== exp/juniper ==
==> flow/design.v (excerpt) <==
module top(
	input clk,
	input rst,
	input valid,
	input dir,
	input signed [31:0] n,
	output [31:0] zeroCount,
	output signed [31:0] xOut
);
	reg signed [31:0] xReg;
	wire signed [31:0] xNext;
	always @(posedge clk or posedge rst)begin
		if(rst) xReg<=32'sd50;
		else if(valid) xReg<=xNext;
	end
	assign xOut=xReg;
	wire signed[31:0] signedN;
	assign signedN=dir? n: -n;
	wire signed [31:0] addOut;
	wire signed [31:0] modOut;
	wire signed [31:0] normOut;
	wire zeroHit;
	adder uAdd(.a(xReg), .b(signedN), .sum(addOut));
	modulo uMod(.in(addOut), .out(modOut));
	normalize uNorm(.in(modOut), .out(normOut));
	comparator uCmp(.in(normOut), .zero(zeroHit));
	assign xNext=normOut;
	counter uCnt(
		.clk(clk),
		.rst(rst),
		.inc(valid&zeroHit),
		.count(zeroCount)
	);
endmodule
For scale: roughly 2100 cells after synthesis, ~64 flip-flops, ~13000 um^2 of cells after synthesis.
clock: 19.8 ns
lec_check: 0
abc_area: 1
cap_margin: 20
core_margin: 2
core_utilization: 69
cts_cluster_diameter: 229
hold_slack_margin: -0.1
max_routing_layer: met4
place_density: 0.62
slew_margin: 20
tns_end_percent: 5
run.sh (not shown) runs the stock make flow with config.mk's settings and CLKGATE_MAP_FILE=.
exp/juniper got as far as global routing (5_1_grt), where a tool error ended the run.
Here is what was changed in the inputs of exp/harbor compared with exp/juniper.
Settings: MAX_ROUTING_LAYER: met4 -> unset; CORE_UTILIZATION: 69 -> 59; HOLD_SLACK_MARGIN: -0.1 -> unset; TNS_END_PERCENT: 5 -> unset; PLACE_DENSITY: 0.62 -> unset; ABC_AREA: 1 -> unset; CTS_CLUSTER_DIAMETER: 229 -> unset; the clock period (ns, I/O delays scaled along): 19.8 -> 22.7.
## What came out
exp/harbor: GRT-0116 in global routing (5_1_grt) -> run aborted. Width of the die (higher): exp/harbor. Compare exp/juniper and exp/harbor | last weighted congestion value of the routability-driven placer lower: exp/juniper. Synthesized-area fraction occupied by and/or/nand/nor cells on exp/harbor is down relative to exp/juniper. What exp/harbor reported for floorplan net count has to be multiplied by 1.2 to get the figure for exp/juniper. Compared with exp/juniper, in exp/harbor area of the die went up 4200 um^2, synthesized cell count fell by 388.
What exp/violet does differently from exp/harbor at the input level:
Settings: CORE_UTILIZATION: 59 -> 40; the clock period (ns, I/O delays scaled along): 22.7 -> 32.6.
Notes after the runs:
Diff exp/violet and exp/harbor: post-detailed-placement half-perimeter wirelength lower in exp/violet. Number of instances resized during post-cts repair, exp/violet and exp/harbor: larger value in exp/harbor. Sequential area share after synthesis came out exactly the same in exp/violet and exp/harbor. Compared with exp/harbor, exp/violet shows floorplan row count that has gone up by more than 10%. Die outline area ended up about 46% higher on exp/violet than on exp/harbor. Looking at the reports, exp/violet completed the entire flow and the layout it produced met the timing, DRC and antenna checks.
--- input diff exp/violet..exp/willow ---
Settings: CORE_UTILIZATION: 40 -> 69; TNS_END_PERCENT: unset -> 5; ABC_AREA: unset -> 1; CTS_CLUSTER_SIZE: unset -> 99; the clock period (ns, I/O delays scaled along): 32.6 -> 22.1.
[summary]
Of exp/violet and exp/willow, only exp/violet finishes the flow clean. Delta(delay of the slowest cell on the worst path, exp/willow - exp/violet) > 0. Measured against exp/violet, the x dimension of the die of exp/willow comes out at 0.75 times the reference value. Compared with exp/violet, exp/willow shows simple logic cell fraction of the synthesized area higher by 33 points.


== job 101 ==
Starting RTL as in the previous note.
export LEC_CHECK = 0
export ABC_AREA = 1
export CAP_MARGIN = 20
export CELL_PAD_IN_SITES_DETAIL_PLACEMENT = 0
export CELL_PAD_IN_SITES_GLOBAL_PLACEMENT = 0
export CORE_MARGIN = 2
export CORE_UTILIZATION = 71
export CTS_CLUSTER_DIAMETER = 234
export CTS_CLUSTER_SIZE = 37
export GPL_ROUTABILITY_DRIVEN = 0
export MAX_ROUTING_LAYER = met5
export MIN_ROUTING_LAYER = met1
export PLACE_DENSITY = 0.41
export SLEW_MARGIN = 20
export TNS_END_PERCENT = 100
create_clock -name core_clock -period 24.9 [get_ports {clk}]
The inputs of job 102 differ from those of job 101 as listed below.
==> flow/config.mk <==
export PLATFORM = sky130hd
export DESIGN_NAME = top
export DESIGN_NICKNAME = top
export VERILOG_FILES = /design/flow/design.v
export SDC_FILE = /design/flow/constraint.sdc
export NUM_CORES = 4
export LEC_CHECK = 0
export CAP_MARGIN = 20
export CORE_MARGIN = 2
export CORE_UTILIZATION = 72
export CTS_CLUSTER_SIZE = 39
export SLEW_MARGIN = 20
==> flow/constraint.sdc <==
create_clock -name core_clock -period 15.5 [get_ports {clk}]
set_input_delay 3.1000 -clock core_clock [delete_from_list [all_inputs] [get_ports {clk}]]
set_output_delay 3.1000 -clock core_clock [all_outputs]
set_load 0.01 [all_outputs]
- Tool error DPL-0038 stopped job 102 during detailed placement (3_5_place_dp); no final results.
- Job 101 finished end to end and its layout was clean on timing, DRC and antenna.
- Job 102 vs job 101 — synthesized cell count dropped by more than 10%
- Area of the die in job 102 is 510 µm² higher than in job 101
- Looking at job 102 and job 101, the number of synthesized register bits is a wash.
What job 103 does differently from job 102 at the input level:
diff --git a/flow/config.mk b/flow/config.mk
--- a/flow/config.mk
+++ b/flow/config.mk
@@ -9,4 +9,5 @@
 export CORE_MARGIN = 2
-export CORE_UTILIZATION = 72
-export CTS_CLUSTER_SIZE = 39
+export CORE_UTILIZATION = 59
+export CTS_CLUSTER_SIZE = 100
+export SETUP_SLACK_MARGIN = -2.0
 export SLEW_MARGIN = 20
==> flow/constraint.sdc <==
create_clock -name core_clock -period 34.0 [get_ports {clk}]
set_input_delay 6.8000 -clock core_clock [delete_from_list [all_inputs] [get_ports {clk}]]
set_output_delay 6.8000 -clock core_clock [all_outputs]
set_load 0.01 [all_outputs]
[summary]
- Job 103 finished every stage and its layout cleared the timing, DRC and antenna checks.
- NOTE final estimated routing congestion in global placement job 102->job 103 decreased by a little under 10%
- Reported for job 102 and job 103, tally of buffers added on design ports turned out identical to the last digit.
- Job 102 → job 103: portion of the post-synthesis area used by sequential elements held steady; share of cell area taken by muxes after synthesis held steady; die area grew by 0.0043 mm²; share of synthesized cell area in full adder, half adder and majority cells held steady; number of rows created at floorplan grew by 5.
- Job 103 ended with more die outline width than job 102.
- Vertical extent of the die delta for job 103 relative to job 102: 14 µm higher


== run A ==
top again, from the RTL that the note above started with.
clock: 14.9 ns
lec_check: 0
abc_area: 1
cap_margin: 20
core_margin: 2
core_utilization: 72
cts_cluster_size: 10
slew_margin: 30
tns_end_percent: 10
In the summary table, run A is marked failed, with error DPL-0038 raised in 4_1_cts.
## Diff of input files: run B against run A
Settings: clearing CTS_CLUSTER_SIZE, which used to be 10; clearing ABC_AREA, which used to be 1; swapping 72 for 34 in CORE_UTILIZATION; clearing TNS_END_PERCENT, which used to be 10; swapping 30 for 20 in SLEW_MARGIN; swapping 14.9 for 32.6 in the clock period (ns, I/O delays scaled along).
Findings:
- Run B: full flow OK, the timing, DRC and antenna checks passed
- Run B vs run A, sequential share of the synthesized area went down by 0.49 points.
- Global placer's final weighted congestion in run B vs run A: down 7.0%
- In the reports for run A and run B, the larger chip area line of the yosys report belongs to run B.
- Vertical die size: higher on run B
- As of run B, synthesized area had risen by a few percent compared to run A.
- From run A to run B the numbers moved as follows: die area now sits higher, xor/xnor share of the synthesized area now sits higher, net count of the mapped netlist now sits lower, die outline width now sits higher.
[inputs] run C vs run B
Settings: setting SETUP_SLACK_MARGIN to 5.0 for the first time; changing CORE_UTILIZATION from 34 to 58; changing the clock period (ns, I/O delays scaled along) from 32.6 to 18.5.
Notes after the runs:
Of run C and run B, the higher site row count belongs to run B.
From run C to run B, xor-xnor portion of the synthesized cell area did not move at all.
Going from run B to run C, core utilization before placement climbed 24 points; horizontal die size fell by 23%; half-perimeter wire length after placement saw an increase; die size -41%; cell area after placement now larger.
Seen in the log of run C: DPL-0033 during 4_1_cts, after which the run never completed.
Post-placement cell count (lower): run B
## Diff of input files: run D against run C
Settings: TNS_END_PERCENT now 10, previously not set; ABC_AREA now 1, previously not set; CORE_UTILIZATION now 72, was 58; SETUP_SLACK_MARGIN no longer set, was 5.0; the clock period (ns, I/O delays scaled along) now 14.9, was 18.5.
## What came out
- Status: run D FAILED at 4_1_cts (tool error)
- On share of synthesized area occupied by flip-flops and latches: run D sits above run C.
- Summary of run D over run C: area after synthesis went down; XOR/XNOR share of the synthesized area went down.
- Going from run C to run D, average cell area after synthesis shrank by more than 10%.
- Placed cell area (run D / run C): 0.834
- Going from run C to run D, the die area was shrunk.
- Compared with run C, run D shows core area that has gone down by more than 10%.
- The y dimension of the die of run D falls short of that of run C by 18 µm.
- Changes observed in run D relative to run C: synthesized cell count rose 388, synthesized-area fraction occupied by adder cells fell 0.45 points.
- Looking only at yosys-reported design area after synthesis, and setting everything else aside, the lower value of run D and run C goes to run D.
## Diff of input files: run E against run D
Settings: putting MAX_ROUTING_LAYER at met4 where nothing was set; putting CTS_CLUSTER_DIAMETER at 229 where nothing was set; putting PLACE_DENSITY_LB_ADDON at 0.2 where nothing was set; swapping 10 for 5 in TNS_END_PERCENT; swapping 14.9 for 19.3 in the clock period (ns, I/O delays scaled along).
Notes after the runs:
Run E against run D; half-perimeter wire length of the detailed placement result is down by more than 10%. Synthesized chip area reported by yosys across run D and run E: no real change. Number of placed instances with taps included (run E over run D): decrease, 3.9%. The runs compared here, run D and run E, all ended either early or with open violations. Run E did not run to completion, as it errored out during 4_1_cts. Run D: it failed with a tool error in 4_1_cts, so there are no final results.


Starting RTL as in the previous note.
Design top, start of the top module:
module top(
	input clk,
	input rst,
	input valid,
	input dir,
	input signed [31:0] n,
	output [31:0] zeroCount,
	output signed [31:0] xOut
);
	reg signed [31:0] xReg;
	wire signed [31:0] xNext;
	always @(posedge clk or posedge rst)begin
		if(rst) xReg<=32'sd50;
		else if(valid) xReg<=xNext;
	end
	assign xOut=xReg;
	wire signed[31:0] signedN;
	assign signedN=dir? n: -n;
	wire signed [31:0] addOut;
	wire signed [31:0] modOut;
	wire signed [31:0] normOut;
	wire zeroHit;
	adder uAdd(.a(xReg), .b(signedN), .sum(addOut));
	modulo uMod(.in(addOut), .out(modOut));
	normalize uNorm(.in(modOut), .out(normOut));
	comparator uCmp(.in(normOut), .zero(zeroHit));
	assign xNext=normOut;
	counter uCnt(
		.clk(clk),
		.rst(rst),
		.inc(valid&zeroHit),
		.count(zeroCount)
	);
endmodule
Settings: LEC_CHECK=0, ABC_AREA=1, CAP_MARGIN=0, CORE_ASPECT_RATIO=1.46, CORE_MARGIN=2, CORE_UTILIZATION=72, CTS_CLUSTER_SIZE=10, SLEW_MARGIN=30, TNS_END_PERCENT=10; clock period 14.9 ns.
The baseline stopped in 4_1_cts.
Edit:
- ABC_AREA: 1 -> not set
- CAP_MARGIN: 0 -> 20
- CORE_ASPECT_RATIO: 1.46 -> not set
- CORE_UTILIZATION: 72 -> 40
- CTS_CLUSTER_SIZE: 10 -> not set
- SLEW_MARGIN: 30 -> 20
- TNS_END_PERCENT: 10 -> not set
- clock period: 14.9 -> 34.0 ns (I/O delays scaled with it)
What happened:
- The new run finished clean
- synthesized area rises by 4.1%
- synthesized cell count is lower by 18%
- die size goes up by 84%
Edit:
- ABC_AREA: not set -> 0
- CELL_PAD_IN_SITES_GLOBAL_PLACEMENT: not set -> 0
- CORE_ASPECT_RATIO: not set -> 0.5
- CORE_UTILIZATION: 40 -> 62
- CTS_CLUSTER_DIAMETER: not set -> 391
- CTS_CLUSTER_SIZE: not set -> 98
- SETUP_SLACK_MARGIN: not set -> -1.65
Result: The changed run produced a clean layout. Setup slack loses 1.2 ns. Via count is higher by 3.1%. Die size is lower by 35%. Sequential share of layout area is higher by 0.21 points. Area after synthesis does not change. Clock-buffer cell count is unchanged. Wire length is lower by 0.43%. Final cell count is lower by 6.9%.
Edit:
- ABC_AREA: 0 -> not set
- CELL_PAD_IN_SITES_GLOBAL_PLACEMENT: 0 -> not set
- CORE_ASPECT_RATIO: 0.5 -> not set
- CORE_UTILIZATION: 62 -> 61
- CTS_CLUSTER_DIAMETER: 391 -> not set
- CTS_CLUSTER_SIZE: 98 -> not set
- SETUP_SLACK_MARGIN: -1.65 -> not set
- clock period: 34.0 -> 11.6 ns (I/O delays scaled with it)
The new run died in 4_1_cts with DPL-0038.
Synthesized area is unchanged.
Synthesized cell count is unchanged.
Die area came out higher by 1.3%.
Edit:
- CORE_UTILIZATION: 61 -> 70
- CTS_CLUSTER_SIZE: not set -> 32
- PLACE_DENSITY_LB_ADDON: not set -> 0.0
The new run ended with an error in 3_5_place_dp; die area came out lower by 13%; area after synthesis does not change; synthesized cell count does not change.
